**flow/run.sh**
```bash
#!/bin/bash
# the make line also repeats each setting of config.mk as NAME=value (left out here)
make -C /OpenROAD-flow-scripts/flow DESIGN_CONFIG=/design/flow/config.mk WORK_HOME=/design/flow/orfs CLKGATE_MAP_FILE= finish
```
**flow/config.mk**
```make
export PLATFORM = sky130hd
export DESIGN_NAME = top
export DESIGN_NICKNAME = top
export VERILOG_FILES = /design/flow/design.v
export SDC_FILE = /design/flow/constraint.sdc
export NUM_CORES = 4
export LEC_CHECK = 0
export CAP_MARGIN = 20
export CELL_PAD_IN_SITES_GLOBAL_PLACEMENT = 3
export CORE_MARGIN = 2
export CORE_UTILIZATION = 63
export CTS_CLUSTER_SIZE = 19
export GPL_ROUTABILITY_DRIVEN = 0
export HOLD_SLACK_MARGIN = 0.06
export MIN_ROUTING_LAYER = met2
export PLACE_DENSITY = 0.72
export SLEW_MARGIN = 30
export TNS_END_PERCENT = 90
```
**flow/constraint.sdc**
```tcl
create_clock -name core_clock -period 5.0 [get_ports {clk}]
set_input_delay 1.0000 -clock core_clock [delete_from_list [all_inputs] [get_ports {clk}]]
set_output_delay 1.0000 -clock core_clock [all_outputs]
set_load 0.01 [all_outputs]
```
**flow/design.v**
```verilog
module PE
#(parameter DATA_WIDTH=8)
(
    clk,
    rst_n,
    en_din,
    en_win,
    data_in,
    weights_in,
    data_out,
    ready
);
input clk,rst_n;
input en_din,en_win;
input [DATA_WIDTH-1:0] data_in,weights_in;
output [2*DATA_WIDTH-1:0] data_out;   
output ready;  
wire en;
assign en = en_din & en_win;
reg [4:0] cnt;
always@(posedge clk or negedge rst_n)
begin
    if(!rst_n)
        cnt <= 'd0;
    else if(en)
    begin
        if(cnt == 27)  
            cnt <= 'd0;
        else 
            cnt <= cnt + 1'b1;
    end
    else
        cnt <= 'd0;
end
reg [2*DATA_WIDTH-1:0] sum;
always@(posedge clk or negedge rst_n)
begin
    if(!rst_n)
        sum <= 'd0;
    else if(en)
        begin
            if(cnt == 27)  
                sum <= 'd0; 
            else
                sum <= data_in * weights_in + sum;
        end
end
reg ready;
reg [2*DATA_WIDTH-1:0] data_out;
always@(posedge clk or negedge rst_n)
begin
    if(!rst_n)
    begin
        ready <= 1'b0;
        data_out <= 'd0;
    end
    else if(cnt == 27)
    begin
        ready <= 1'b1;
        data_out <= sum;
    end
    else
        ready <= 1'b0;        
end
endmodule
module input_bus
#(parameter BUS_WIDTH=8)  
(
    clk,
    rst_n,
    data,
    en,              
    data_l0,
    data_l1,
    data_l2,
    en_l0,
    en_l1,
    en_l2
);
input clk,rst_n; 
input en;                            
input [BUS_WIDTH-1:0] data;          
output en_l0,en_l1,en_l2;                            
output [BUS_WIDTH-1:0] data_l0,data_l1,data_l2;      
reg en_l0,en_l1,en_l2;
reg [BUS_WIDTH-1:0] data_l0,data_l1,data_l2;
always@(posedge clk or negedge rst_n)
begin
    if(!rst_n)
    begin
        en_l0 <= 1'b0;
        en_l1 <= 1'b0;
        en_l2 <= 1'b0;
        data_l0 <= 'd0;
        data_l1 <= 'd0;
        data_l2 <= 'd0;
    end
    else
    begin
        en_l0 <= en;
        en_l1 <= en_l0;
        en_l2 <= en_l1;
        data_l0 <= data;
        data_l1 <= data_l0;
        data_l2 <= data_l1;
    end
end
endmodule
module obuffer
#(
parameter DATA_WIDTH=8,  
parameter MEM_DATA_WIDTH=9,    
parameter MEM_ADDR_WIDTH=4    
)  
(
    clk,
    rst_n,
    p0_ready,
    p1_ready,
    p2_ready,
    p0_din,
    p1_din,
    p2_din,
    empty,
    full,
    rd_en,
    data_rdout,
    errout
);
input clk,rst_n;
input p0_ready,p1_ready,p2_ready;
input [2*DATA_WIDTH-1:0] p0_din,p1_din,p2_din;
input rd_en;
output empty,full;
output [2*DATA_WIDTH-1:0] data_rdout;
output errout;  
reg [2*DATA_WIDTH-1:0] mem[MEM_DATA_WIDTH-1:0];
reg [MEM_ADDR_WIDTH:0] wr_ptr, rd_ptr;
wire [MEM_ADDR_WIDTH-1:0] wr_addr,rd_addr;
assign wr_addr[MEM_ADDR_WIDTH-1:0] = wr_ptr[MEM_ADDR_WIDTH-1:0];
assign rd_addr[MEM_ADDR_WIDTH-1:0] = rd_ptr[MEM_ADDR_WIDTH-1:0];
always@(posedge clk or negedge rst_n)
begin
    if(!rst_n)
        wr_ptr <= 'd0;
    else if(!full & (p0_ready | p1_ready | p2_ready))
    begin
        if(wr_ptr[MEM_ADDR_WIDTH-1:0] == MEM_DATA_WIDTH-1)
            wr_ptr <= {~wr_ptr[MEM_ADDR_WIDTH],4'b0000};
        else 
            wr_ptr <= wr_ptr + 1'b1;
    end
end
always@(posedge clk or negedge rst_n)
begin
    if(!rst_n)
        rd_ptr <= 'd0;
    else if(!empty & rd_en)
    begin
        if(rd_ptr[MEM_ADDR_WIDTH-1:0] == MEM_DATA_WIDTH-1)
            rd_ptr <= {~rd_ptr[MEM_ADDR_WIDTH],4'b0000};
        else 
            rd_ptr <= rd_ptr + 1'b1;
    end
end
reg errout;
always@(posedge clk or negedge rst_n)
begin
    if(!rst_n)
        errout <= 1'b0;
    else if(!full & (p0_ready | p1_ready | p2_ready))
    begin
        case({p0_ready,p1_ready,p2_ready})
        3'b000:
            mem[wr_addr] <= mem[wr_addr];
        3'b100:
            mem[wr_addr] <= p0_din;
        3'b010:
            mem[wr_addr] <= p1_din;
        3'b001:
            mem[wr_addr] <= p2_din;
        default:
            errout <= 1'b1;
        endcase
    end
end
reg [2*DATA_WIDTH-1:0] data_rdout;
always@(posedge clk or negedge rst_n)
begin
    if(!rst_n)
        data_rdout <= 'd0;
    else if(!empty & rd_en)
        data_rdout <= mem[rd_addr];
end
assign full = (wr_ptr=={~rd_ptr[MEM_ADDR_WIDTH],rd_ptr[MEM_ADDR_WIDTH-1:0]});
assign empty = (wr_ptr==rd_ptr);
endmodule
module top(
    clk,
    rst_n,
    ifm0,
    ifm1,
    ifm2,
    ifm0_en,
    ifm1_en,
    ifm2_en,
    w0,
    w1,
    w2,
    w0_en,
    w1_en,
    w2_en,
    obf0_rd_en,
    obf1_rd_en,
    obf2_rd_en,
    obf0_empty,
    obf1_empty,
    obf2_empty,
    obf0_full,
    obf1_full,
    obf2_full,
    obf0_err,
    obf1_err,
    obf2_err,
    obf0_out,
    obf1_out,
    obf2_out
);
parameter DATA_WIDTH=8;
input clk,rst_n;
input ifm0_en,ifm1_en,ifm2_en;
input w0_en,w1_en,w2_en;
input [DATA_WIDTH-1:0] ifm0,ifm1,ifm2;
input [DATA_WIDTH-1:0] w0,w1,w2;
input obf0_rd_en,obf1_rd_en,obf2_rd_en;
output obf0_empty,obf1_empty,obf2_empty;
output obf0_full,obf1_full,obf2_full;
output obf0_err,obf1_err,obf2_err;
output [2*DATA_WIDTH-1:0] obf0_out,obf1_out,obf2_out;
wire [DATA_WIDTH-1:0] ifm0_l0,ifm0_l1,ifm0_l2;
wire ifm0_en0,ifm0_en1,ifm0_en2;
input_bus ifm_bus0(
    .clk(clk),
    .rst_n(rst_n),
    .data(ifm0),
    .en(ifm0_en),             
    .data_l0(ifm0_l0),
    .data_l1(ifm0_l1),
    .data_l2(ifm0_l2),
    .en_l0(ifm0_en0),
    .en_l1(ifm0_en1),
    .en_l2(ifm0_en2)
);
wire [DATA_WIDTH-1:0] ifm1_l0,ifm1_l1,ifm1_l2;
wire ifm1_en0,ifm1_en1,ifm1_en2;
input_bus ifm_bus1(
    .clk(clk),
    .rst_n(rst_n),
    .data(ifm1),
    .en(ifm1_en),             
    .data_l0(ifm1_l0),
    .data_l1(ifm1_l1),
    .data_l2(ifm1_l2),
    .en_l0(ifm1_en0),
    .en_l1(ifm1_en1),
    .en_l2(ifm1_en2)
);
wire [DATA_WIDTH-1:0] ifm2_l0,ifm2_l1,ifm2_l2;
wire ifm2_en0,ifm2_en1,ifm2_en2;
input_bus ifm_bus2(
    .clk(clk),
    .rst_n(rst_n),
    .data(ifm2),
    .en(ifm2_en),             
    .data_l0(ifm2_l0),
    .data_l1(ifm2_l1),
    .data_l2(ifm2_l2),
    .en_l0(ifm2_en0),
    .en_l1(ifm2_en1),
    .en_l2(ifm2_en2)
);
wire [DATA_WIDTH-1:0] w0_l0,w0_l1,w0_l2;
wire w0_en0,w0_en1,w0_en2;
input_bus w_bus0(
    .clk(clk),
    .rst_n(rst_n),
    .data(w0),
    .en(w0_en),             
    .data_l0(w0_l0),
    .data_l1(w0_l1),
    .data_l2(w0_l2),
    .en_l0(w0_en0),
    .en_l1(w0_en1),
    .en_l2(w0_en2)
);
wire [DATA_WIDTH-1:0] w1_l0,w1_l1,w1_l2;
wire w1_en0,w1_en1,w1_en2;
input_bus w_bus1(
    .clk(clk),
    .rst_n(rst_n),
    .data(w1),
    .en(w1_en),             
    .data_l0(w1_l0),
    .data_l1(w1_l1),
    .data_l2(w1_l2),
    .en_l0(w1_en0),
    .en_l1(w1_en1),
    .en_l2(w1_en2)
);
wire [DATA_WIDTH-1:0] w2_l0,w2_l1,w2_l2;
wire w2_en0,w2_en1,w2_en2;
input_bus w_bus2(
    .clk(clk),
    .rst_n(rst_n),
    .data(w2),
    .en(w2_en),             
    .data_l0(w2_l0),
    .data_l1(w2_l1),
    .data_l2(w2_l2),
    .en_l0(w2_en0),
    .en_l1(w2_en1),
    .en_l2(w2_en2)
);
wire [2*DATA_WIDTH-1:0] pe00_out,pe01_out,pe02_out,pe10_out,pe11_out,pe12_out,pe20_out,pe21_out,pe22_out;
wire pe00_rdy,pe01_rdy,pe02_rdy,pe10_rdy,pe11_rdy,pe12_rdy,pe20_rdy,pe21_rdy,pe22_rdy;
PE pe00(
    .clk(clk),
    .rst_n(rst_n),
    .en_din(ifm0_en0),
    .en_win(w0_en0),
    .data_in(ifm0_l0),
    .weights_in(w0_l0),
    .data_out(pe00_out),
    .ready(pe00_rdy)
);
PE pe01(
    .clk(clk),
    .rst_n(rst_n),
    .en_din(ifm0_en1),
    .en_win(w1_en0),
    .data_in(ifm0_l1),
    .weights_in(w1_l0),
    .data_out(pe01_out),
    .ready(pe01_rdy)
);
PE pe02(
    .clk(clk),
    .rst_n(rst_n),
    .en_din(ifm0_en2),
    .en_win(w2_en0),
    .data_in(ifm0_l2),
    .weights_in(w2_l0),
    .data_out(pe02_out),
    .ready(pe02_rdy)
);
PE pe10(
    .clk(clk),
    .rst_n(rst_n),
    .en_din(ifm1_en0),
    .en_win(w0_en1),
    .data_in(ifm1_l0),
    .weights_in(w0_l1),
    .data_out(pe10_out),
    .ready(pe10_rdy)
);
PE pe11(
    .clk(clk),
    .rst_n(rst_n),
    .en_din(ifm1_en1),
    .en_win(w1_en1),
    .data_in(ifm1_l1),
    .weights_in(w1_l1),
    .data_out(pe11_out),
    .ready(pe11_rdy)
);
PE pe12(
    .clk(clk),
    .rst_n(rst_n),
    .en_din(ifm1_en2),
    .en_win(w2_en1),
    .data_in(ifm1_l2),
    .weights_in(w2_l1),
    .data_out(pe12_out),
    .ready(pe12_rdy)
);
PE pe20(
    .clk(clk),
    .rst_n(rst_n),
    .en_din(ifm2_en0),
    .en_win(w0_en2),
    .data_in(ifm2_l0),
    .weights_in(w0_l2),
    .data_out(pe20_out),
    .ready(pe20_rdy)
);
PE pe21(
    .clk(clk),
    .rst_n(rst_n),
    .en_din(ifm2_en1),
    .en_win(w1_en2),
    .data_in(ifm2_l1),
    .weights_in(w1_l2),
    .data_out(pe21_out),
    .ready(pe21_rdy)
);
PE pe22(
    .clk(clk),
    .rst_n(rst_n),
    .en_din(ifm2_en2),
    .en_win(w2_en2),
    .data_in(ifm2_l2),
    .weights_in(w2_l2),
    .data_out(pe22_out),
    .ready(pe22_rdy)
);
obuffer obf0(
    .clk(clk),
    .rst_n(rst_n),
    .p0_ready(pe00_rdy),
    .p1_ready(pe10_rdy),
    .p2_ready(pe20_rdy),
    .p0_din(pe00_out),
    .p1_din(pe10_out),
    .p2_din(pe20_out),
    .empty(obf0_empty),
    .full(obf0_full),
    .rd_en(obf0_rd_en),
    .data_rdout(obf0_out),
    .errout(obf0_err)
);
obuffer obf1(
    .clk(clk),
    .rst_n(rst_n),
    .p0_ready(pe01_rdy),
    .p1_ready(pe11_rdy),
    .p2_ready(pe21_rdy),
    .p0_din(pe01_out),
    .p1_din(pe11_out),
    .p2_din(pe21_out),
    .empty(obf1_empty),
    .full(obf1_full),
    .rd_en(obf1_rd_en),
    .data_rdout(obf1_out),
    .errout(obf1_err)
);
obuffer obf2(
    .clk(clk),
    .rst_n(rst_n),
    .p0_ready(pe02_rdy),
    .p1_ready(pe12_rdy),
    .p2_ready(pe22_rdy),
    .p0_din(pe02_out),
    .p1_din(pe12_out),
    .p2_din(pe22_out),
    .empty(obf2_empty),
    .full(obf2_full),
    .rd_en(obf2_rd_en),
    .data_rdout(obf2_out),
    .errout(obf2_err)
);
endmodule
```
==> reports/results.tsv, run 1 <==
metric	value	unit
fp.coreArea	0.09986	mm²
dieArea	0.1031	mm²
top_logic_kind	adder cells	
syn-num-nets	6927	
yosysMostFrequentCell	inv_1	
top_area_frac	0.2312	
ff_type	dfrtp_1	
status	stopped before the end	
ys_sh_xor	0.01591	
ys_ff	1017	
adder_share	0.2110	
synthDistinctLibCells	80	
common_cells	inv_1 (921), nand2_1 (912), dfrtp_1 (585), fa_1 (450), edfxtp_1 (432)	
synthAoiAreaFrac	0.1336	
syn_area_per_cell	10.43	µm²
stop_stage	3_1_place_gp_skip_io	
synth-edff-count	432	
die_w	321.0	µm
rows	116	
syn_area	0.06332	mm²
synthArstFlopShare	0.5752	
yosysTopAreaCell	dfrtp_1	
yosys_warnings	4	
syn_inst	6070	
synth_seq_share	0.4361	
core_util_floorplan	0.6341	
fp.dieH	321.0	µm
topCellsByArea	dfrtp_1 (23%), edfxtp_1 (20%), fa_1 (14%)	
synthSimpleGateAreaFrac	0.1240	
error_line	[ERROR GPL-0301] Utilization 119.541 % exceeds 100%.	
ys_sh_mux	0.008181	
yosys_area	0.06332	mm²
yosys_cells	6070	
==> inputs of run 2 (changes only) <==
Settings changed: PLACE_DENSITY 0.72 to unset, PLACE_DENSITY_LB_ADDON set to 0.16, SLEW_MARGIN 30 to 40.
==> run 2 against run 1 <==
  * The flow again stops in 3_1_place_gp_skip_io
  * Synthesized cell count did not move
  * Synthesized area unchanged
  * Die size is the same
==> reports/results.tsv, run 2 <==
metric	value	unit	change
yosysTopAreaCell	dfrtp_1		unchanged
ff_type	dfrtp_1		unchanged
dieArea	0.1031	mm²	unchanged
die_w	321.0	µm	unchanged
syn_area	0.06332	mm²	unchanged
syn_area_per_cell	10.43	µm²	unchanged
top_area_frac	0.2312		unchanged
fp.dieH	321.0	µm	unchanged
ys_sh_xor	0.01591		unchanged
synth_seq_share	0.4361		unchanged
adder_share	0.2110		unchanged
synthAoiAreaFrac	0.1336		unchanged
syn_inst	6070		unchanged
common_cells	inv_1 (921), nand2_1 (912), dfrtp_1 (585), fa_1 (450), edfxtp_1 (432)		unchanged
status	stopped before the end		unchanged
synthSimpleGateAreaFrac	0.1240		unchanged
yosys_cells	6070		unchanged
syn-num-nets	6927		unchanged
synthArstFlopShare	0.5752		unchanged
yosys_warnings	4		unchanged
synth-edff-count	432		unchanged
fp.coreArea	0.09986	mm²	unchanged
yosysMostFrequentCell	inv_1		unchanged
synthDistinctLibCells	80		unchanged
core_util_floorplan	0.6341		unchanged
ys_sh_mux	0.008181		unchanged
stop_stage	3_1_place_gp_skip_io		unchanged
top_logic_kind	adder cells		unchanged
topCellsByArea	dfrtp_1 (23%), edfxtp_1 (20%), fa_1 (14%)		unchanged
ys_ff	1017		unchanged
yosys_area	0.06332	mm²	unchanged
error_line	[ERROR FLW-0024] Place density exceeds 1.0 (current PLACE_DENSITY_LB_ADDON =  0.16). Please check if the value of  PLACE_DENSITY_LB_ADDON is between 0 and 0.99.		was [ERROR GPL-0301] Utilization 119.541 % exceeds 100%.
rows	116		unchanged
==> inputs of run 3 (changes only) <==
Settings changed: ABC_AREA set to 1, CELL_PAD_IN_SITES_GLOBAL_PLACEMENT 3 to unset, CORE_ASPECT_RATIO set to 1.47, CORE_UTILIZATION 63 to 72, CTS_CLUSTER_DIAMETER set to 272, CTS_CLUSTER_SIZE 19 to 13, GPL_ROUTABILITY_DRIVEN 0 to unset, HOLD_SLACK_MARGIN 0.06 to unset, MIN_ROUTING_LAYER met2 to unset, PLACE_DENSITY set to 0.42, PLACE_DENSITY_LB_ADDON 0.16 to unset, SLEW_MARGIN 40 to 20, TNS_END_PERCENT 90 to 5.
Clock period 5.0 ns to 2.72 ns, I/O delays scaled along.
==> run 3 against run 2 <==
  * The layout now fails its checks (setup timing)
  * Die size fell by 6.4%
  * Synthesized cell count rose by 34%
  * Synthesized area rose by 6.9%
==> reports/results.tsv, run 3 <==
metric	value	unit	change
hold_slack	0.2549	ns	
rows	136		was 116
postRouteAntennaNets	0		
fin_nets	9542		
holdPathEnd	w_bus2.data_l0[0]$_DFF_PN0_		
rsz0062_at_grt	yes		
common_cells	nand2_1 (2568), inv_1 (1720), dfrtp_1 (585), fa_1 (450), edfxtp_1 (432)		was inv_1 (921), nand2_1 (912), dfrtp_1 (585), fa_1 (450), edfxtp_1 (432)
adder_share	0.1975		was 0.2110
startpoint_type	flop		
pwr-share-clk	0.136		
syn_area_per_cell	8.323	µm²	was 10.43 µm²
rr_startpoint	ifm_bus1.data_l1[4]$_DFF_PN0_		
synthAoiAreaFrac	0.05393		was 0.1336
routabilityCongestion	0.9748		
crit_path_cell_trace	nand2_1, fa_1, inv_1, fa_2, inv_1, fa_1, fa_1, inv_1, ha_1, nand2_1, nor2_1, nand3_1, nand3_1, nand2_1, nand3_1, nand2_1		
numPortBuffers	115		
dieArea	0.09648	mm²	was 0.1031 mm²
crit_start	ifm_bus1.data_l1[4]$_DFF_PN0_		
wl_per_cell	19.84	µm	
via_per_inst	5.698		
p_leak	40.25	nW	
p_clk	12.0	mW	
timing.final.ws_setup	-1.187	ns	
endpoint	pe11.sum[13]$_DFFE_PN0P_		
max_freq	0.2559	GHz	
place_ws	-1.381	ns	
warnings	59		
nFillCells	5563		
antenna_found_initial	2		
yosys_warnings	4		unchanged
yosys_area	0.06766	mm²	was 0.06332 mm²
dr.first_iter.drc_count	5419		
vias	56850		
hold_viol	0		
whs_path_depth	1		
synth_seq_share	0.4081		was 0.4361
htree_num_levels	3		
tns	-106.35	ns	
fin_crit	3.907	ns	
path_delay_family	adder cells		
pg_comb	57.3	mW	
clk_pin_slew	0.07	ns	
slowest_delay	0.59	ns	
cts_sinks	1017		
register_area	0.02777	mm²	
drt_pass1_iterations	8		
holdCritPathClass	in -> reg		
synth-edff-count	432		unchanged
synthArstFlopShare	0.5752		unchanged
core_util_floorplan	0.7256		was 0.6341
seq_cell_power	18.7	mW	
yosysTopAreaCell	dfrtp_1		unchanged
yosysMostFrequentCell	nand2_1		was inv_1
drv_cap	0		
p_per_area	1117	mW/mm²	
cts_buffer_depth	3		
syn-num-nets	8986		was 6927
hold_start	w2[0]		
crit_path_top_delay_cell	dfrtp_2		
status	complete, but fails checks		was stopped before the end
syn2layout_area_growth	16.35	%	
failed_checks	setup timing		
logic_area	0.03399	mm²	
comb_power_share	0.651		
end_kind	flop		
seqPwrFrac	0.213		
grt_pass1_vias	59030		
synthSimpleGateAreaFrac	0.2116		was 0.1240
cts_made_buffers	88		
grt_pass1_wl	306500	µm	
setup_viol	120		
switchingPower	39.56	mW	
cp.required	3.32	ns	
groute.usage.overall	0.4139		
ys_sh_xor	0.01217		was 0.01591
r2r-end	pe11.sum[13]$_DFFE_PN0P_		
totalWireLength	197900	µm	
post-dp-hpwl	145100	µm	
max_slew_margin	0.2527		
top_area_frac	0.2164		was 0.2312
finalClockPeriodUsage	1.436		
grt_max_degree	160		
fp.coreArea	0.09325	mm²	was 0.09986 mm²
top_logic_kind	simple AND/OR/NAND/NOR gates		was adder cells
yosys_cells	8129		was 6070
insertion_delay	0.72	ns	
cp.depth	16		
syn_inst	8129		was 6070
drv_slew	0		
skew	0.02816	ns	
cp_common_cell	nand2_1		
topCellsByArea	dfrtp_1 (22%), edfxtp_1 (19%), nand2_1 (14%)		was dfrtp_1 (23%), edfxtp_1 (20%), fa_1 (14%)
cp_max_fo	7		
synthDistinctLibCells	41		was 80
drc	0		
ff_type	dfrtp_1		unchanged
power_leader	combinational cells		
p_sw_frac	0.4500		
fp.dieH	375.7	µm	was 321.0 µm
ys_sh_mux	0		was 0.008181
gr-total-overflow	0		
ir_drop	0.001481	V	
worst-path-buf-inv	3		
r2r_cells	16		
syn_area	0.06766	mm²	was 0.06332 mm²
die_w	256.8	µm	was 321.0 µm
ioPinCount	116		
path_class	reg -> reg		
regToRegSetupSlack	-1.19	ns	
ys_ff	1017		unchanged
tightest_slew	1.117	ns	
cts_tree	done		
p_int	48.36	mW	
worstPathArrival	4.51	ns	
root_buffer	clkbuf_16		
-- run 3: metal layers --
metal | GRT usage | up-vias | routed length (µm)
li1 | - | 25730 | -
met1 | 0.4276 | 27060 | 62400
met2 | 0.7257 | 2996 | 99580
met3 | 0.06978 | 1070 | 15160
met4 | 0.3612 | 2 | 20790
met5 | 0 | - | 11
-- run 3: area by class of cell --
type	instances	share of cell area
multi-input cells	5078	0.4318
repair buffers	751	0.08011
inverters	1749	0.08356
well taps	1242	0.01974
clock inverters	7	0.001701
clock buffers	132	0.03034
flip-flops and latches	1017	0.3528
diodes	1	0.00003179
-- run 3: through the flow --
stage | cells | power [mW] | instance area [µm²] | utilization
finish | 9977 | 87.92 | 78720 | 0.8442
floorplan | 8129 | 52.63 | 69070 | -
global placement | 9791 | 68.06 | 74420 | 0.7980
detailed placement | 9791 | 69.74 | 74420 | 0.7980
CTS | 9946 | 84.58 | 77870 | 0.8351
global route | 9976 | 94.97 | 78710 | 0.8441
-- run 3: repair_timing --
action                     4_1_cts  5_1_grt
hold buffers                     1        0
hold endpoints to repair         4        0
pin swaps                       41       65
setup buffers                   15       29
gates resized                  287      223
gates cloned                     0        0
setup endpoints to repair      123      123
==> inputs of run 4 (changes only) <==
Settings changed: ABC_AREA 1 to unset, CORE_ASPECT_RATIO 1.47 to unset, CORE_UTILIZATION 72 to 61, CTS_CLUSTER_DIAMETER 272 to unset, CTS_CLUSTER_SIZE 13 to unset, PLACE_DENSITY 0.42 to 0.6, TNS_END_PERCENT 5 to unset.
Clock period 2.72 ns to 1.68 ns, I/O delays scaled along.
==> run 4 against run 3 <==
  * Still fails the layout checks on setup timing
  * Clock skew down 0.0035 ns
  * Power up 56%
  * Global-route usage down 6.7 points
  * Routed wire length down 8.0%
  * Synthesized cell count down 25%
  * Critical path type unchanged
==> reports/results.tsv, run 4 <==
metric	value	unit	change
status	complete, but fails checks		unchanged
failed_checks	setup timing		unchanged
max_slew_margin	0.4447		was 0.2527
r2r_cells	16		unchanged
groute.usage.overall	0.3466		was 0.4139
synthDistinctLibCells	80		was 41
cts_tree	done		unchanged
p_leak	36.65	nW	was 40.25 nW
p_clk	25.1	mW	was 12.0 mW
endpoint	pe10.sum[15]$_DFFE_PN0P_		was pe11.sum[13]$_DFFE_PN0P_
worst-path-buf-inv	4		was 3
cp_common_cell	fa_1		was nand2_1
hold_slack	0.06664	ns	was 0.2549 ns
rr_startpoint	ifm_bus1.data_l0[5]$_DFF_PN0_		was ifm_bus1.data_l1[4]$_DFF_PN0_
insertedDiodeCount	0		was 1
max_freq	0.2330	GHz	was 0.2559 GHz
wl_met1	71450	µm	was 62400 µm
crit_start	ifm_bus1.data_l0[5]$_DFF_PN0_		was ifm_bus1.data_l1[4]$_DFF_PN0_
holdPathEnd	w_bus1.data_l0[0]$_DFF_PN0_		was w_bus2.data_l0[0]$_DFF_PN0_
adder_share	0.2110		was 0.1975
fp.coreArea	0.1032	mm²	was 0.09325 mm²
yosys_warnings	4		unchanged
cts_made_buffers	110		was 88
holdCritPathClass	in -> reg		unchanged
slowest_delay	0.53	ns	was 0.59 ns
ys_sh_xor	0.01591		was 0.01217
syn_area_per_cell	10.43	µm²	was 8.323 µm²
dr.first_iter.drc_count	5783		was 5419
startpoint_type	flop		unchanged
core_util_floorplan	0.6135		was 0.7256
dieArea	0.1064	mm²	was 0.09648 mm²
top_logic_kind	adder cells		was simple AND/OR/NAND/NOR gates
numPortBuffers	115		unchanged
p_int	84.51	mW	was 48.36 mW
synth_seq_share	0.4361		was 0.4081
yosysTopAreaCell	dfrtp_1		unchanged
tightest_slew	0.8330	ns	was 1.117 ns
crit_path_top_delay_cell	or4_1		was dfrtp_2
wl_met2	89140	µm	was 99580 µm
die_w	326.2	µm	was 256.8 µm
p_sw_frac	0.3827		was 0.4500
top_layer_used	met4		was met5
grt_pass1_vias	52960		was 59030
ioPinCount	116		unchanged
fin_nets	8110		was 9542
post-dp-hpwl	133200	µm	was 145100 µm
finalClockPeriodUsage	2.555		was 1.436
totalWireLength	182100	µm	was 197900 µm
hold_viol	0		unchanged
seq_cell_power	29.3	mW	was 18.7 mW
crit_path_cell_trace	buf_6, nand2_2, fa_1, inv_1, fa_1, ha_1, inv_1, fa_1, inv_2, ha_4, nor2b_4, o21a_4, o21ai_4, a211oi_2, or4_1, a32o_1		was nand2_1, fa_1, inv_1, fa_2, inv_1, fa_1, fa_1, inv_1, ha_1, nand2_1, nor2_1, nand3_1, nand3_1, nand2_1, nand3_1, nand2_1
drt_pass1_iterations	12		was 8
ff_type	dfrtp_1		unchanged
common_cells	inv_1 (921), nand2_1 (912), dfrtp_1 (585), fa_1 (450), edfxtp_1 (432)		was nand2_1 (2568), inv_1 (1720), dfrtp_1 (585), fa_1 (450), edfxtp_1 (432)
cp.depth	16		unchanged
syn-num-nets	6927		was 8986
path_class	reg -> reg		unchanged
pg_comb	82.5	mW	was 57.3 mW
ys_ff	1017		unchanged
cp.required	2.26	ns	was 3.32 ns
synthSimpleGateAreaFrac	0.1240		was 0.2116
clk_pin_slew	0.07	ns	about the same
root_buffer	clkbuf_16		unchanged
setup_viol	1149		was 120
drc	0		unchanged
nFillCells	6527		was 5563
ir_drop	0.002139	V	was 0.001481 V
power_leader	combinational cells		unchanged
design_area	0.08174	mm²	was 0.07872 mm²
pwr-share-clk	0.183		was 0.136
syn2layout_area_growth	29.10	%	was 16.35%
r2r-end	pe10.sum[15]$_DFFE_PN0P_		was pe11.sum[13]$_DFFE_PN0P_
fin_crit	4.292	ns	was 3.907 ns
via_per_inst	5.843		was 5.698
antenna_found_initial	1		was 2
routabilityCongestion	0.9061		was 0.9748
drv_slew	0		unchanged
fp.dieH	326.2	µm	was 375.7 µm
cts_buffer_depth	3		unchanged
path_delay_family	adder cells		unchanged
p_per_area	1675	mW/mm²	was 1117 mW/mm²
timing.final.ws_setup	-2.612	ns	was -1.187 ns
htree_num_levels	3		unchanged
top_area_frac	0.2312		was 0.2164
grt_pass1_wl	288900	µm	was 306500 µm
wl_met3	13660	µm	was 15160 µm
wl_per_cell	20.86	µm	was 19.84 µm
synthAoiAreaFrac	0.1336		was 0.05393
placed_cell_area	0.07522	mm²	was 0.07442 mm²
yosys_area	0.06332	mm²	was 0.06766 mm²
end_kind	flop		unchanged
rows	118		was 136
tns	-945.16	ns	was -106.35 ns
rsz0062_at_grt	yes		unchanged
yosys_cells	6070		was 8129
skew	0.02470	ns	was 0.02816 ns
cp_max_fo	7		unchanged
regToRegSetupSlack	-2.61	ns	was -1.19 ns
postRouteAntennaNets	0		unchanged
hold_start	w1[0]		was w2[0]
synthArstFlopShare	0.5752		unchanged
whs_path_depth	1		unchanged
insertion_delay	0.70	ns	was 0.72 ns
drv_cap	0		unchanged
topCellsByArea	dfrtp_1 (23%), edfxtp_1 (20%), fa_1 (14%)		was dfrtp_1 (22%), edfxtp_1 (19%), nand2_1 (14%)
syn_inst	6070		was 8129
gr-total-overflow	0		unchanged
warnings	54		was 59
seqPwrFrac	0.214		was 0.213
cts_sinks	1017		unchanged
vias	51010		was 56850
comb_power_share	0.603		was 0.651
yosysMostFrequentCell	inv_1		was nand2_1
switchingPower	52.39	mW	was 39.56 mW
ys_sh_mux	0.008181		was 0
syn_area	0.06332	mm²	was 0.06766 mm²
worstPathArrival	4.87	ns	was 4.51 ns
synth-edff-count	432		unchanged
grt_max_degree	127		was 160
[run 4: area by class of cell]
cell class / count / area, µm² / share of cell area
clock buffers: 153 / 3172 / 0.03880
clock inverters: 56 / 600.6 / 0.007347
inverters: 923 / 3465 / 0.04238
multi-input cells: 3867 / 33770 / 0.4132
flip-flops and latches: 1017 / 27740 / 0.3394
well taps: 1380 / 1727 / 0.02112
repair buffers: 1334 / 11260 / 0.1378
[run 4: metal layers]
layer	track usage	vias to the layer above
li1	-	22940
met5	0	-
met1	0.4577	25350
met4	0.1418	0
met2	0.5772	2238
met3	0.05255	484
[run 4: repair_timing]
action,4_1_cts,5_1_grt
endpoints found under the setup margin,1145,1160
pin swaps,191,144
resized,348,185
hold endpoints to repair,12,0
setup buffers,85,45
hold buffers,1,0
[run 4: per-stage QoR]
step           power (mW)    util  setup slack (ns)  std cells
5_1_grt             147.7  0.7921            -2.793       8730
2_1_floorplan       76.76       -            -2.548       6070
3_3_place_gp        98.85  0.7289            -2.733       8397
4_1_cts             131.5  0.7820            -2.617       8687
6_report            136.9  0.7921            -2.612       8730
3_5_place_dp        100.8  0.7289            -2.806       8397
==> inputs of run 5 (changes only) <==
Settings changed: ABC_AREA set to 1, CAP_MARGIN 20 to 0, CORE_ASPECT_RATIO set to 1.47, CORE_UTILIZATION 61 to 72, CTS_CLUSTER_DIAMETER set to 272, CTS_CLUSTER_SIZE set to 13, HOLD_SLACK_MARGIN set to 0.3, PLACE_DENSITY 0.6 to 0.42, TNS_END_PERCENT set to 5.
Clock period 1.68 ns to 2.72 ns, I/O delays scaled along.
==> run 5 against run 4 <==
  * Critical path depth rose by 3
  * Count of clock-buffer cells in the layout fell by 21
  * The layout still fails its checks (setup timing)
  * Global-route usage rose by 7.0 points
  * Via count rose by 12%
  * Setup slack improved by 1.4 ns
==> reports/results.tsv, run 5 <==
metric	value	unit	change
seq_cell_power	18.7	mW	was 29.3 mW
syn_area_per_cell	8.323	µm²	was 10.43 µm²
crit_path_cell_trace	buf_6, nand2_1, fa_1, inv_1, fa_1, fa_1, inv_2, fa_1, inv_2, ha_4, nand2_1, nand2_2, inv_1, nand2_1, nand2_1, nand3_1, nand2_1, nand3_1, nand2_1		was buf_6, nand2_2, fa_1, inv_1, fa_1, ha_1, inv_1, fa_1, inv_2, ha_4, nor2b_4, o21a_4, o21ai_4, a211oi_2, or4_1, a32o_1
startpoint_type	flop		unchanged
ys_sh_mux	0		was 0.008181
p_leak	40.39	nW	was 36.65 nW
hold_start	ifm0[5]		was w1[0]
core_util_floorplan	0.7256		was 0.6135
syn-num-nets	8986		was 6927
post-dp-hpwl	145100	µm	was 133200 µm
yosysTopAreaCell	dfrtp_1		unchanged
regToRegSetupSlack	-1.20	ns	was -2.61 ns
clk_pin_slew	0.07	ns	about the same
top_layer_used	met4		unchanged
p_per_area	1116	mW/mm²	was 1675 mW/mm²
p_int	48.54	mW	was 84.51 mW
tightest_slew	1.169	ns	was 0.8330 ns
skew	0.03063	ns	was 0.02470 ns
setup_viol	120		was 1149
cts_sinks	1017		unchanged
wl_per_cell	19.96	µm	was 20.86 µm
finalClockPeriodUsage	1.440		was 2.555
ys_sh_xor	0.01217		was 0.01591
grt_pass1_vias	59270		was 52960
holdPathEnd	ifm_bus0.data_l0[5]$_DFF_PN0_		was w_bus1.data_l0[0]$_DFF_PN0_
cts_buffer_depth	3		unchanged
status	complete, but fails checks		unchanged
end_kind	flop		unchanged
cp.required	3.33	ns	was 2.26 ns
pg_comb	57.6	mW	was 82.5 mW
path_class	reg -> reg		unchanged
groute.usage.overall	0.4162		was 0.3466
switchingPower	39.76	mW	was 52.39 mW
syn_inst	8129		was 6070
hold_slack	0.3346	ns	was 0.06664 ns
comb_power_share	0.653		was 0.603
wl_met1	63240	µm	was 71450 µm
adder_share	0.1975		was 0.2110
syn2layout_area_growth	16.98	%	was 29.10%
yosys_area	0.06766	mm²	was 0.06332 mm²
totalWireLength	200000	µm	was 182100 µm
failed_checks	setup timing		unchanged
htree_num_levels	3		unchanged
endpoint	pe20.sum[13]$_DFFE_PN0P_		was pe10.sum[15]$_DFFE_PN0P_
seqPwrFrac	0.212		was 0.214
grt_max_degree	160		was 127
yosys_cells	8129		was 6070
wl_met2	100600	µm	was 89140 µm
holdCritPathClass	in -> reg		unchanged
drc	0		unchanged
drv_cap	0		unchanged
r2r-end	pe20.sum[13]$_DFFE_PN0P_		was pe10.sum[15]$_DFFE_PN0P_
power_leader	combinational cells		unchanged
routabilityCongestion	0.9748		was 0.9061
cp_max_fo	4		was 7
vias	57160		was 51010
topCellsByArea	dfrtp_1 (22%), edfxtp_1 (19%), nand2_1 (14%)		was dfrtp_1 (23%), edfxtp_1 (20%), fa_1 (14%)
p_clk	12.0	mW	was 25.1 mW
gr-total-overflow	0		unchanged
crit_path_top_delay_cell	fa_1		was or4_1
whs_path_depth	1		unchanged
wl_met3	14950	µm	was 13660 µm
nFillCells	5451		was 6527
die_w	256.8	µm	was 326.2 µm
fin_nets	9584		was 8110
synthDistinctLibCells	41		was 80
postRouteAntennaNets	0		unchanged
syn_area	0.06766	mm²	was 0.06332 mm²
cts_made_buffers	88		was 110
cp_common_cell	nand2_1		was fa_1
r2r_cells	19		was 16
worstPathArrival	4.53	ns	was 4.87 ns
warnings	59		was 54
grt_pass1_wl	308400	µm	was 288900 µm
final-instance-count-excl-fill	10020		was 8730
root_buffer	clkbuf_16		unchanged
dp_cells	9791		was 8397
yosysMostFrequentCell	nand2_1		was inv_1
slowest_delay	0.55	ns	was 0.53 ns
pwr-share-clk	0.136		was 0.183
synth-edff-count	432		unchanged
worst-path-buf-inv	5		was 4
p_sw_frac	0.4503		was 0.3827
rows	136		was 118
synthArstFlopShare	0.5752		unchanged
synthAoiAreaFrac	0.05393		was 0.1336
max_slew_margin	0.2146		was 0.4447
ff_type	dfrtp_1		unchanged
synthSimpleGateAreaFrac	0.2116		was 0.1240
via_per_inst	5.705		was 5.843
timing.final.ws_setup	-1.197	ns	was -2.612 ns
numPortBuffers	115		unchanged
top_logic_kind	simple AND/OR/NAND/NOR gates		was adder cells
hold_viol	0		unchanged
rsz0062_at_grt	yes		unchanged
path_delay_family	adder cells		unchanged
max_freq	0.2553	GHz	was 0.2330 GHz
drt_pass1_iterations	7		was 12
fin_crit	3.917	ns	was 4.292 ns
ys_ff	1017		unchanged
dr.first_iter.drc_count	5301		was 5783
dieArea	0.09648	mm²	was 0.1064 mm²
top_area_frac	0.2164		was 0.2312
insertion_delay	0.72	ns	was 0.70 ns
yosys_warnings	4		unchanged
drv_slew	0		unchanged
ir_drop	0.001412	V	was 0.002139 V
ioPinCount	116		unchanged
common_cells	nand2_1 (2568), inv_1 (1720), dfrtp_1 (585), fa_1 (450), edfxtp_1 (432)		was inv_1 (921), nand2_1 (912), dfrtp_1 (585), fa_1 (450), edfxtp_1 (432)
fp.dieH	375.7	µm	was 326.2 µm
antenna_found_initial	1		unchanged
fp.coreArea	0.09325	mm²	was 0.1032 mm²
crit_start	w_bus0.data_l2[4]$_DFF_PN0_		was ifm_bus1.data_l0[5]$_DFF_PN0_
cts_tree	done		unchanged
rr_startpoint	w_bus0.data_l2[4]$_DFF_PN0_		was ifm_bus1.data_l0[5]$_DFF_PN0_
cp.depth	19		was 16
synth_seq_share	0.4081		was 0.4361
[run 5: metal layers]
layer,up-vias,track usage
li1,25820,-
met1,27250,0.4293
met2,2991,0.7310
met3,1103,0.06688
met4,0,0.3676
met5,-,0
[run 5: cell type report]
type	count	area (µm²)	area share
clock buffers	132	2389	0.03018
clock inverters	7	133.9	0.001691
diodes	1	2.502	0.00003162
flip-flops and latches	1017	27770	0.3509
well taps	1242	1554	0.01963
inverters	1749	6583	0.08317
multi-input cells	5078	33980	0.4293
repair buffers	793	6739	0.08514
[run 5: what timing repair did]
action                                 CTS  global route
buffers inserted                        15            37
hold buffers                            36             0
endpoints found under the hold margin  403             0
resized                                287           238
pin swaps                               41            77
setup endpoints to repair              123           123
[run 5: through the flow]
stage	worst slack [ns]	utilization	power (mW)	cell area, µm²	TNS (ns)
global route	-1.348	0.8488	95.26	79150	-124.66
floorplan	-0.8477	-	52.63	69070	-75.06
finish	-1.197	0.8488	88.30	79150	-107.88
CTS	-1.116	0.8388	84.62	78220	-105.74
detailed placement	-1.381	0.7980	69.74	74420	-121.37
global placement	-1.307	0.7980	68.06	74420	-114.23
==> inputs of run 6 (changes only) <==
Settings changed: CAP_MARGIN 0 to 20, CELL_PAD_IN_SITES_DETAIL_PLACEMENT set to 2, CORE_ASPECT_RATIO 1.47 to unset, CORE_UTILIZATION 72 to 25, CTS_CLUSTER_DIAMETER 272 to unset, CTS_CLUSTER_SIZE 13 to 69, HOLD_SLACK_MARGIN 0.3 to 0.07, PLACE_DENSITY 0.42 to unset, PLACE_DENSITY_LB_ADDON set to 0.26, SETUP_SLACK_MARGIN set to 0.26, TNS_END_PERCENT 5 to 20.
Clock period 2.72 ns to 3.57 ns, I/O delays scaled along.
==> run 6 against run 5 <==
  * The layout still fails its checks (setup timing)
  * Global-route usage fell by 22 points
  * Synthesized cell count did not move
  * Via count rose by 4.4%
  * Core utilization fell by 53 points
  * Largest cell class unchanged
==> reports/results.tsv, run 6 <==
metric	value	unit	change
design_area	0.08507	mm²	was 0.07915 mm²
worst-path-buf-inv	4		was 5
crit_path_top_delay_cell	fa_1		unchanged
cp_max_fo	7		was 4
syn2layout_area_growth	25.73	%	was 16.98%
p_clk	14.6	mW	was 12.0 mW
yosys_area	0.06766	mm²	unchanged
path_class	reg -> reg		unchanged
failed_checks	setup timing		unchanged
fin_nets	9606		was 9584
htree_num_levels	4		was 3
syn-num-nets	8986		unchanged
post-dp-hpwl	194600	µm	was 145100 µm
logic_area	0.03532	mm²	was 0.03398 mm²
ys_sh_xor	0.01217		unchanged
yosysMostFrequentCell	nand2_1		unchanged
finalClockPeriodUsage	1.255		was 1.440
hold_start	w2[5]		was ifm0[5]
routabilityCongestion	0.8574		was 0.9748
max_freq	0.2232	GHz	was 0.2553 GHz
common_cells	nand2_1 (2568), inv_1 (1720), dfrtp_1 (585), fa_1 (450), edfxtp_1 (432)		unchanged
yosys_warnings	4		unchanged
seqPwrFrac	0.167		was 0.212
crit_start	ifm_bus0.data_l1[6]$_DFF_PN0_		was w_bus0.data_l2[4]$_DFF_PN0_
cts_buffer_depth	4		was 3
wl_per_cell	24.91	µm	was 19.96 µm
status	complete, but fails checks		unchanged
cp.depth	16		was 19
setup_viol	99		was 120
cts_sinks	1017		unchanged
top_logic_kind	simple AND/OR/NAND/NOR gates		unchanged
synthSimpleGateAreaFrac	0.2116		unchanged
topCellsByArea	dfrtp_1 (22%), edfxtp_1 (19%), nand2_1 (14%)		unchanged
register_area	0.02777	mm²	about the same
top_area_frac	0.2164		unchanged
ys_sh_mux	0		unchanged
switchingPower	42.60	mW	was 39.76 mW
end_kind	flop		unchanged
startpoint_type	flop		unchanged
rr_startpoint	ifm_bus0.data_l1[6]$_DFF_PN0_		was w_bus0.data_l2[4]$_DFF_PN0_
power_leader	combinational cells		unchanged
cp.required	4.24	ns	was 3.33 ns
yosysTopAreaCell	dfrtp_1		unchanged
antenna_found_initial	17		was 1
postRouteAntennaNets	0		unchanged
dr.first_iter.drc_count	3640		was 5301
cts_made_buffers	139		was 88
synthDistinctLibCells	41		unchanged
whs_path_depth	1		unchanged
r2r-end	pe01.sum[14]$_DFFE_PN0P_		was pe20.sum[13]$_DFFE_PN0P_
yosys_cells	8129		unchanged
synth_seq_share	0.4081		unchanged
rsz0062_at_grt	yes		unchanged
crit_path_cell_trace	buf_12, nand2_1, fa_1, inv_1, fa_1, inv_1, fa_1, fa_1, inv_1, ha_4, nand2_1, nand2_1, a21oi_1, nand4_1, nand3_1, nand2_1		was buf_6, nand2_1, fa_1, inv_1, fa_1, fa_1, inv_2, fa_1, inv_2, ha_4, nand2_1, nand2_2, inv_1, nand2_1, nand2_1, nand3_1, nand2_1, nand3_1, nand2_1
p_sw_frac	0.4907		was 0.4503
root_buffer	clkbuf_16		unchanged
adder_share	0.1975		unchanged
die_w	524.2	µm	was 256.8 µm
path_delay_family	adder cells		unchanged
warnings	57		was 59
ff_type	dfrtp_1		unchanged
skew	0.1164	ns	was 0.03063 ns
fp.coreArea	0.2686	mm²	was 0.09325 mm²
tightest_slew	1.096	ns	was 1.169 ns
timing.final.ws_setup	-0.9105	ns	was -1.197 ns
core_util_floorplan	0.2519		was 0.7256
dieArea	0.2748	mm²	was 0.09648 mm²
syn_area_per_cell	8.323	µm²	unchanged
comb_power_share	0.664		was 0.653
clk_pin_slew	0.07	ns	about the same
synthAoiAreaFrac	0.05393		unchanged
p_per_area	1021	mW/mm²	was 1116 mW/mm²
syn_area	0.06766	mm²	unchanged
grt_max_degree	133		was 160
pwr-share-clk	0.168		was 0.136
drc	0		unchanged
fp.dieH	524.2	µm	was 375.7 µm
cts_tree	done		unchanged
holdPathEnd	w_bus2.data_l0[5]$_DFF_PN0_		was ifm_bus0.data_l0[5]$_DFF_PN0_
nFillCells	30080		was 5451
slowest_delay	0.60	ns	was 0.55 ns
synthArstFlopShare	0.5752		unchanged
p_int	44.21	mW	was 48.54 mW
vias	59680		was 57160
rows	190		was 136
worstPathArrival	5.15	ns	was 4.53 ns
endpoint	pe01.sum[14]$_DFFE_PN0P_		was pe20.sum[13]$_DFFE_PN0P_
p_leak	41.73	nW	was 40.39 nW
ioPinCount	116		unchanged
drt_pass1_iterations	5		was 7
via_per_inst	4.811		was 5.705
pg_comb	57.7	mW	was 57.6 mW
fin_crit	4.480	ns	was 3.917 ns
grt_pass1_vias	67740		was 59270
regToRegSetupSlack	-0.91	ns	was -1.20 ns
seq_cell_power	14.5	mW	was 18.7 mW
r2r_cells	16		was 19
numPortBuffers	115		unchanged
ir_drop	0.0005802	V	was 0.001412 V
holdCritPathClass	in -> reg		unchanged
syn_inst	8129		unchanged
place_ws	-1.022	ns	was -1.381 ns
gr-total-overflow	0		unchanged
synth-edff-count	432		unchanged
drv_cap	0		unchanged
max_slew_margin	0.2684		was 0.2146
groute.usage.overall	0.1980		was 0.4162
totalWireLength	309000	µm	was 200000 µm
drv_slew	0		unchanged
hold_viol	0		unchanged
grt_pass1_wl	417500	µm	was 308400 µm
placed_cell_area	0.07688	mm²	was 0.07442 mm²
ys_ff	1017		unchanged
insertion_delay	0.89	ns	was 0.72 ns
run 6: timing repair:
| action | in CTS | in global routing |
|---|---|---|
| pin swaps | 116 | 165 |
| hold endpoints to repair | 36 | 0 |
| resized | 466 | 452 |
| hold buffers | 1 | 0 |
| buffers inserted | 52 | 62 |
| setup endpoints to repair | 112 | 111 |
run 6: final cells by class:
type | instances | share of cell area
diodes | 4 | 0.0001177
multi-input cells | 5078 | 0.4152
repair buffers | 764 | 0.07537
well taps | 3552 | 0.05225
inverters | 1749 | 0.07756
clock inverters | 61 | 0.008443
flip-flops and latches | 1017 | 0.3264
clock buffers | 181 | 0.04466
run 6: layer usage:
| layer | vias up | part of all wire | global-route usage |
|---|---|---|---|
| li1 | 25920 | - | - |
| met1 | 31260 | 0.38 | 0.2256 |
| met2 | 1647 | 0.53 | 0.3765 |
| met3 | 853 | 0.035 | 0.02088 |
| met4 | 6 | 0.057 | 0.07417 |
| met5 | - | 0.00015 | 0 |
run 6: per-stage QoR:
stage / TNS [ns] / cells / utilization / power, mW / hold slack, ns
global placement: -29.12 / 12050 / 0.2862 / 53.25 / 0.3608
floorplan: 0 / 8129 / - / 40.55 / 0.3487
detailed placement: -46.67 / 12050 / 0.2862 / 56.92 / 0.3665
CTS: -26.95 / 12340 / 0.3097 / 76.41 / 0.2838
global route: -58.90 / 12400 / 0.3166 / 91.60 / 0.2944
finish: -49.06 / 12410 / 0.3167 / 86.81 / 0.3142
==> inputs of run 7 (changes only) <==
Settings changed: ABC_AREA 1 to unset, CAP_MARGIN 20 to 15, CELL_PAD_IN_SITES_DETAIL_PLACEMENT 2 to unset, CORE_UTILIZATION 25 to 70, CTS_CLUSTER_DIAMETER set to 105, CTS_CLUSTER_SIZE 69 to 33, HOLD_SLACK_MARGIN 0.07 to unset, PLACE_DENSITY_LB_ADDON 0.26 to 0.27, SETUP_SLACK_MARGIN 0.26 to 0.18, TNS_END_PERCENT 20 to unset.
Clock period 3.57 ns to 1.2 ns, I/O delays scaled along.
==> run 7 against run 6 <==
  * The run now fails in 5_1_grt
  * Synthesized area down 6.4%
  * Die size down 66%
  * Synthesized cell count down 25%
==> reports/results.tsv, run 7 <==
metric	value	unit	change
rows	110		was 190
syn_area_per_cell	10.43	µm²	was 8.323 µm²
synthDistinctLibCells	80		was 41
ff_type	dfrtp_1		unchanged
top_area_frac	0.2312		was 0.2164
topCellsByArea	dfrtp_1 (23%), edfxtp_1 (20%), fa_1 (14%)		was dfrtp_1 (22%), edfxtp_1 (19%), nand2_1 (14%)
ys_sh_xor	0.01591		was 0.01217
yosys_warnings	4		unchanged
top_logic_kind	adder cells		was simple AND/OR/NAND/NOR gates
adder_share	0.2110		was 0.1975
root_buffer	clkbuf_16		unchanged
placed_cell_area	0.07597	mm²	was 0.07688 mm²
common_cells	inv_1 (921), nand2_1 (912), dfrtp_1 (585), fa_1 (450), edfxtp_1 (432)		was nand2_1 (2568), inv_1 (1720), dfrtp_1 (585), fa_1 (450), edfxtp_1 (432)
routabilityCongestion	0.9712		was 0.8574
syn_inst	6070		was 8129
synth-edff-count	432		unchanged
cts_sinks	1017		unchanged
fp.dieH	304.8	µm	was 524.2 µm
status	stopped before the end		was complete, but fails checks
syn-num-nets	6927		was 8986
cts_buffer_depth	3		was 4
groute.usage.overall	0.7255		
core_util_floorplan	0.7045		was 0.2519
yosys_area	0.06332	mm²	was 0.06766 mm²
synthAoiAreaFrac	0.1336		was 0.05393
synthSimpleGateAreaFrac	0.1240		was 0.2116
dp_cells	8335		was 12050
ioPinCount	116		unchanged
syn_area	0.06332	mm²	was 0.06766 mm²
post-dp-hpwl	140600	µm	was 194600 µm
fp.coreArea	0.08987	mm²	was 0.2686 mm²
dieArea	0.09288	mm²	was 0.2748 mm²
stop_stage	5_1_grt		
cts_made_buffers	40		was 139
yosysTopAreaCell	dfrtp_1		unchanged
yosys_cells	6070		was 8129
gr-total-overflow	26		
error_line	[ERROR GRT-0232] Routing congestion too high. Check the congestion heatmap in the GUI.		
synth_seq_share	0.4361		was 0.4081
yosysMostFrequentCell	inv_1		was nand2_1
die_w	304.8	µm	was 524.2 µm
ys_sh_mux	0.008181		was 0
htree_num_levels	2		was 4
synthArstFlopShare	0.5752		unchanged
numPortBuffers	115		unchanged
ys_ff	1017		unchanged
-- run 7: per-stage QoR --
| stage | power (mW) | hold WS [ns] | setup slack, ns |
|---|---|---|---|
| floorplan | 107.5 | -0.05559 | -3.028 |
| global placement | 137.3 | 0.1934 | -3.118 |
| detailed placement | 143.0 | 0.2014 | -3.291 |
| CTS | 173.2 | 0.0005070 | -3.106 |
-- run 7: routing by layer --
layer | GRT usage | GRT overflow
met5 | 0.4258 | 1
met4 | 0.6756 | 5
met3 | 0.5988 | 16
met2 | 0.8753 | 4
met1 | 0.7261 | 0
-- run 7: what timing repair did --
item                                   in CTS
endpoints found under the hold margin      35
setup endpoints to repair                1344
pin swaps                                 199
hold buffers                               10
buffers inserted                          103
resized                                   422
==> inputs of run 8 (changes only) <==
Settings changed: ABC_AREA set to 1, CAP_MARGIN 15 to 20, CORE_UTILIZATION 70 to 72, CTS_CLUSTER_DIAMETER 105 to unset, CTS_CLUSTER_SIZE 33 to 58, PLACE_DENSITY_LB_ADDON 0.27 to 0.01, SETUP_SLACK_MARGIN 0.18 to unset, TNS_END_PERCENT set to 85.
Clock period 1.2 ns to 3.9 ns, I/O delays scaled along.
==> run 8 against run 7 <==
  * The layout now fails its checks (setup timing)
  * Die size is 3.8% higher
  * Synthesized cell count is 34% higher
  * Synthesized area is 6.9% higher
==> reports/results.tsv, run 8 <==
metric	value	unit	change
status	complete, but fails checks		was stopped before the end
failed_checks	setup timing		
top_area_frac	0.2164		was 0.2312
crit_start	ifm_bus2.data_l1[5]$_DFF_PN0_		
path_delay_family	adder cells		
grt_max_degree	173		
yosys_warnings	4		unchanged
place_ws	-0.2625	ns	was -3.291 ns
end_kind	flop		
wl_per_cell	19.52	µm	
p_per_area	817.3	mW/mm²	
synth-edff-count	432		unchanged
drv_slew	0		
path_class	reg -> reg		
worstPathArrival	4.54	ns	
cts_sinks	1017		unchanged
fp.dieH	310.5	µm	was 304.8 µm
common_cells	nand2_1 (2568), inv_1 (1720), dfrtp_1 (585), fa_1 (450), edfxtp_1 (432)		was inv_1 (921), nand2_1 (912), dfrtp_1 (585), fa_1 (450), edfxtp_1 (432)
syn-num-nets	8986		was 6927
pg_comb	39.8	mW	
drc	0		
switchingPower	28.79	mW	
postRouteAntennaNets	0		
drt_pass1_iterations	11		
fin_nets	9337		
topCellsByArea	dfrtp_1 (22%), edfxtp_1 (19%), nand2_1 (14%)		was dfrtp_1 (23%), edfxtp_1 (20%), fa_1 (14%)
yosys_area	0.06766	mm²	was 0.06332 mm²
hold_viol	0		
routabilityCongestion	0.9429		was 0.9712
antenna_found_initial	2		
syn_inst	8129		was 6070
die_w	310.5	µm	was 304.8 µm
cts_tree	done		
p_int	35.20	mW	
syn_area_per_cell	8.323	µm²	was 10.43 µm²
yosysTopAreaCell	dfrtp_1		unchanged
groute.usage.overall	0.3854		
seqPwrFrac	0.205		
fin_crit	3.938	ns	
dr.first_iter.drc_count	6181		
final-instance-count-excl-fill	9826		
ioPinCount	116		unchanged
ys_ff	1017		unchanged
timing.final.ws_setup	-0.03832	ns	
clk_pin_slew	0.07	ns	
synthDistinctLibCells	41		was 80
ff_type	dfrtp_1		unchanged
holdCritPathClass	reg -> reg		
core_util_floorplan	0.7260		was 0.7045
p_sw_frac	0.4499		
htree_num_levels	3		was 2
yosys_cells	8129		was 6070
startpoint_type	flop		
max_freq	0.2539	GHz	
seq_cell_power	13.1	mW	
whs_path_depth	0		
syn2layout_area_growth	15.71	%	
r2r_cells	19		
design_area	0.07829	mm²	
gr-total-overflow	0		
ys_sh_xor	0.01217		was 0.01591
r2r-end	pe21.sum[15]$_DFFE_PN0P_		
synthArstFlopShare	0.5752		unchanged
yosysMostFrequentCell	nand2_1		was inv_1
hold_start	ifm_bus2.en_l0$_DFF_PN0_		
holdPathEnd	ifm_bus2.en_l1$_DFF_PN0_		
root_buffer	clkbuf_16		unchanged
top_logic_kind	simple AND/OR/NAND/NOR gates		was adder cells
endpoint	pe21.sum[15]$_DFFE_PN0P_		
grt_pass1_vias	55080		
cts_buffer_depth	3		unchanged
setup_viol	6		
via_per_inst	5.710		
totalWireLength	191800	µm	
insertion_delay	0.72	ns	
cp.required	4.50	ns	
tightest_slew	1.189	ns	
synth_seq_share	0.4081		was 0.4361
rows	112		was 110
placed_cell_area	0.07145	mm²	was 0.07597 mm²
skew	0.02982	ns	
adder_share	0.1975		was 0.2110
p_clk	11.0	mW	
pwr-share-clk	0.172		
ir_drop	0.0008948	V	
rr_startpoint	ifm_bus2.data_l1[5]$_DFF_PN0_		
finalClockPeriodUsage	1.010		
power_leader	combinational cells		
slowest_delay	0.55	ns	
crit_path_top_delay_cell	fa_1		
p_leak	39.76	nW	
cts_made_buffers	109		was 40
synthSimpleGateAreaFrac	0.2116		was 0.1240
syn_area	0.06766	mm²	was 0.06332 mm²
cp_common_cell	nand2_1		
worst-path-buf-inv	5		
insertedDiodeCount	0		
dp_cells	9516		was 8335
rsz0062_at_grt	yes		
vias	56110		
post-dp-hpwl	132100	µm	was 140600 µm
cp.depth	19		
crit_path_cell_trace	buf_4, nand2_1, inv_1, fa_1, fa_1, fa_1, inv_1, fa_1, inv_1, ha_4, nand2_1, nand2_1, inv_1, nand2_1, nand2_2, nand3_1, nand2_1, nand3_1, nand2_1		
grt_pass1_wl	291500	µm	
cp_max_fo	4		
comb_power_share	0.623		
warnings	50		
synthAoiAreaFrac	0.05393		was 0.1336
max_slew_margin	0.2063		
fp.coreArea	0.09319	mm²	was 0.08987 mm²
drv_cap	0		
ys_sh_mux	0		was 0.008181
dieArea	0.09644	mm²	was 0.09288 mm²
regToRegSetupSlack	-0.04	ns	
numPortBuffers	115		unchanged
==> run 8: area by class of cell <==
cell class,count,area (µm²)
multi-input combinational,5078,34100
sequential,1017,27760
fill,5383,14900
inverter,1749,6585
timing repair buffer,525,4481
clock buffer,149,3104
tap,1254,1569
clock inverter,54,693.2
==> run 8: layer usage <==
metal,share of wire,global-route usage
met5,0,0
met2,0.48,0.6223
met3,0.092,0.06715
met1,0.36,0.4889
met4,0.070,0.2379
==> run 8: timing repair <==
item                                   4_1_cts  5_1_grt
pin swaps                                    1      185
hold buffers                                 1        0
gates cloned                                 0        0
setup endpoints to repair                   58       85
resized                                     66      613
endpoints found under the hold margin        9        0
setup buffers                               16       89
==> run 8: through the flow <==
stage	hold slack [ns]	power [mW]	util	TNS (ns)
2_1_floorplan	0.3487	34.42	-	0
5_1_grt	0.3882	68.91	0.8401	-4.185
6_report	0.3770	63.99	0.8401	-0.07704
3_5_place_dp	0.3583	43.80	0.7667	-4.742
3_3_place_gp	0.3563	42.92	0.7667	-2.358
4_1_cts	0.3758	55.40	0.8109	0
==> inputs of run 9 (changes only) <==
Settings changed: ABC_AREA 1 to unset, CORE_UTILIZATION 72 to 66, CTS_CLUSTER_SIZE 58 to unset, PLACE_DENSITY set to 0.6, PLACE_DENSITY_LB_ADDON 0.01 to unset, TNS_END_PERCENT 85 to unset.
Clock period 3.9 ns to 4.01 ns, I/O delays scaled along.
==> run 9 against run 8 <==
  * Still fails the layout checks on setup timing
  * Clock skew down 0.0091 ns
  * Clock power down 9%
  * Die size up 2.1%
  * Register-to-register slack worse by 0.32 ns
  * First-iteration DRC count down 9.3%
  * Flip-flop count unchanged
  * Combinational power down 18%
  * Power down 14%
  * Global-route usage down 2.6 points
  * Core utilization down 3.6 points
  * Critical endpoint is now pe02.sum[14]$_DFFE_PN0P_
  * Largest cell class unchanged
==> reports/results.tsv, run 9 <==
metric	value	unit	change
holdPathEnd	ifm_bus1.data_l2[7]$_DFF_PN0_		was ifm_bus2.en_l1$_DFF_PN0_
status	complete, but fails checks		unchanged
drt_pass1_iterations	9		was 11
cp_common_cell	fa_1		was nand2_1
holdCritPathClass	reg -> reg		unchanged
cts_sinks	1017		unchanged
p_clk	10.0	mW	was 11.0 mW
tightest_slew	0.9688	ns	was 1.189 ns
skew	0.02072	ns	was 0.02982 ns
synthSimpleGateAreaFrac	0.1240		was 0.2116
drc	0		unchanged
cp.depth	14		was 19
pg_comb	32.6	mW	was 39.8 mW
gr-total-overflow	0		unchanged
fp.dieH	313.7	µm	was 310.5 µm
yosys_area	0.06332	mm²	was 0.06766 mm²
fp.coreArea	0.09501	mm²	was 0.09319 mm²
syn2layout_area_growth	20.69	%	was 15.71%
startpoint_type	flop		unchanged
timing.final.ws_setup	-0.3594	ns	was -0.03832 ns
grt_pass1_vias	50330		was 55080
grt_max_degree	153		was 173
r2r_cells	14		was 19
synth-edff-count	432		unchanged
crit_start	w_bus2.data_l0[5]$_DFF_PN0_		was ifm_bus2.data_l1[5]$_DFF_PN0_
ir_drop	0.0008446	V	was 0.0008948 V
p_per_area	718.8	mW/mm²	was 817.3 mW/mm²
rsz0062_at_grt	yes		unchanged
hold_viol	0		unchanged
failed_checks	setup timing		unchanged
place_ws	-0.5276	ns	was -0.2625 ns
numPortBuffers	115		unchanged
root_buffer	clkbuf_16		unchanged
cts_buffer_depth	3		unchanged
seq_cell_power	12.4	mW	was 13.1 mW
clk_pin_slew	0.06	ns	was 0.07 ns
crit_path_top_delay_cell	fa_1		unchanged
fin_nets	7556		was 9337
endpoint	pe02.sum[14]$_DFFE_PN0P_		was pe21.sum[15]$_DFFE_PN0P_
syn_inst	6070		was 8129
nFillCells	5990		was 5383
warnings	58		was 50
insertion_delay	0.71	ns	was 0.72 ns
cts_made_buffers	107		was 109
synth_seq_share	0.4361		was 0.4081
dieArea	0.09843	mm²	was 0.09644 mm²
path_class	reg -> reg		unchanged
path_delay_family	adder cells		unchanged
cp_max_fo	6		was 4
ff_type	dfrtp_1		unchanged
regToRegSetupSlack	-0.36	ns	was -0.04 ns
p_leak	33.72	nW	was 39.76 nW
syn_area_per_cell	10.43	µm²	was 8.323 µm²
pwr-share-clk	0.182		was 0.172
yosys_cells	6070		was 8129
slowest_delay	0.55	ns	about the same
htree_num_levels	3		unchanged
syn_area	0.06332	mm²	was 0.06766 mm²
synthDistinctLibCells	80		was 41
r2r-end	pe02.sum[14]$_DFFE_PN0P_		was pe21.sum[15]$_DFFE_PN0P_
ioPinCount	116		unchanged
hold_start	ifm_bus1.data_l1[7]$_DFF_PN0_		was ifm_bus2.en_l0$_DFF_PN0_
totalWireLength	175400	µm	was 191800 µm
top_logic_kind	adder cells		was simple AND/OR/NAND/NOR gates
worst-path-buf-inv	2		was 5
die_w	313.7	µm	was 310.5 µm
common_cells	inv_1 (921), nand2_1 (912), dfrtp_1 (585), fa_1 (450), edfxtp_1 (432)		was nand2_1 (2568), inv_1 (1720), dfrtp_1 (585), fa_1 (450), edfxtp_1 (432)
cts_tree	done		unchanged
postRouteAntennaNets	0		unchanged
end_kind	flop		unchanged
p_sw_frac	0.3895		was 0.4499
groute.usage.overall	0.3594		was 0.3854
core_util_floorplan	0.6664		was 0.7260
via_per_inst	6.121		was 5.710
routabilityCongestion	0.9034		was 0.9429
final-instance-count-excl-fill	8056		was 9826
max_freq	0.2289	GHz	was 0.2539 GHz
topCellsByArea	dfrtp_1 (23%), edfxtp_1 (20%), fa_1 (14%)		was dfrtp_1 (22%), edfxtp_1 (19%), nand2_1 (14%)
switchingPower	21.40	mW	was 28.79 mW
ys_ff	1017		unchanged
rr_startpoint	w_bus2.data_l0[5]$_DFF_PN0_		was ifm_bus2.data_l1[5]$_DFF_PN0_
insertedDiodeCount	0		unchanged
adder_share	0.2110		was 0.1975
grt_pass1_wl	276000	µm	was 291500 µm
syn-num-nets	6927		was 8986
max_slew_margin	0.3473		was 0.2063
seqPwrFrac	0.225		was 0.205
ys_sh_xor	0.01591		was 0.01217
antenna_found_initial	3		was 2
drv_slew	0		unchanged
dp_cells	7723		was 9516
synthArstFlopShare	0.5752		unchanged
drv_cap	0		unchanged
dr.first_iter.drc_count	5609		was 6181
yosysMostFrequentCell	inv_1		was nand2_1
wl_per_cell	21.77	µm	was 19.52 µm
comb_power_share	0.593		was 0.623
ys_sh_mux	0.008181		was 0
rows	113		was 112
yosysTopAreaCell	dfrtp_1		unchanged
yosys_warnings	4		unchanged
vias	49310		was 56110
worstPathArrival	4.95	ns	was 4.54 ns
hold_slack	0.4323	ns	was 0.3770 ns
cp.required	4.59	ns	was 4.50 ns
finalClockPeriodUsage	1.090		was 1.010
p_int	33.53	mW	was 35.20 mW
fin_crit	4.369	ns	was 3.938 ns
tns	-7.574	ns	was -0.07704 ns
setup_viol	50		was 6
post-dp-hpwl	120500	µm	was 132100 µm
top_area_frac	0.2312		was 0.2164
power_leader	combinational cells		unchanged
crit_path_cell_trace	and2_4, fa_1, fa_1, fa_1, inv_2, fa_1, inv_2, ha_4, a21o_1, a21o_1, a211oi_2, nor2_1, or4_1, a32o_1		was buf_4, nand2_1, inv_1, fa_1, fa_1, fa_1, inv_1, fa_1, inv_1, ha_4, nand2_1, nand2_1, inv_1, nand2_1, nand2_2, nand3_1, nand2_1, nand3_1, nand2_1
whs_path_depth	0		unchanged
synthAoiAreaFrac	0.1336		was 0.05393
==> run 9: per-stage QoR <==
step	total power, mW	utilization	instance area, µm²
6_report	54.93	0.8043	76420
5_1_grt	59.07	0.8043	76420
4_1_cts	51.33	0.7897	75030
3_5_place_dp	38.05	0.7314	69490
3_3_place_gp	37.40	0.7314	69490
2_1_floorplan	29.77	-	63720
==> run 9: timing repair <==
item / CTS / global route
setup buffers: 89 / 49
gates resized: 394 / 260
hold buffers: 1 / 0
setup endpoints to repair: 72 / 72
pin swaps: 197 / 169
gates cloned: 0 / 1
hold endpoints to repair: 10 / 0
==> run 9: cell type report <==
cell class                      count  area (µm²)  share of cell area
Clock buffer                      143        2945             0.03854
Inverter                          923        3465             0.04534
Timing Repair Buffer              783        6744             0.08825
Clock inverter                     58       578.1            0.007564
Multi-Input combinational cell   3867       33360              0.4366
Tap cell                         1265        1583             0.02071
Sequential cell                  1017       27740              0.3630
==> run 9: layer usage <==
layer,GRT usage,wire (µm),vias up
met4,0.1516,8194,2
li1,-,-,21840
met5,0,13,-
met1,0.4775,66730,24610
met2,0.5965,86370,2392
met3,0.05291,14050,472
No activity file was given, so power comes from the tool's default toggle rates.
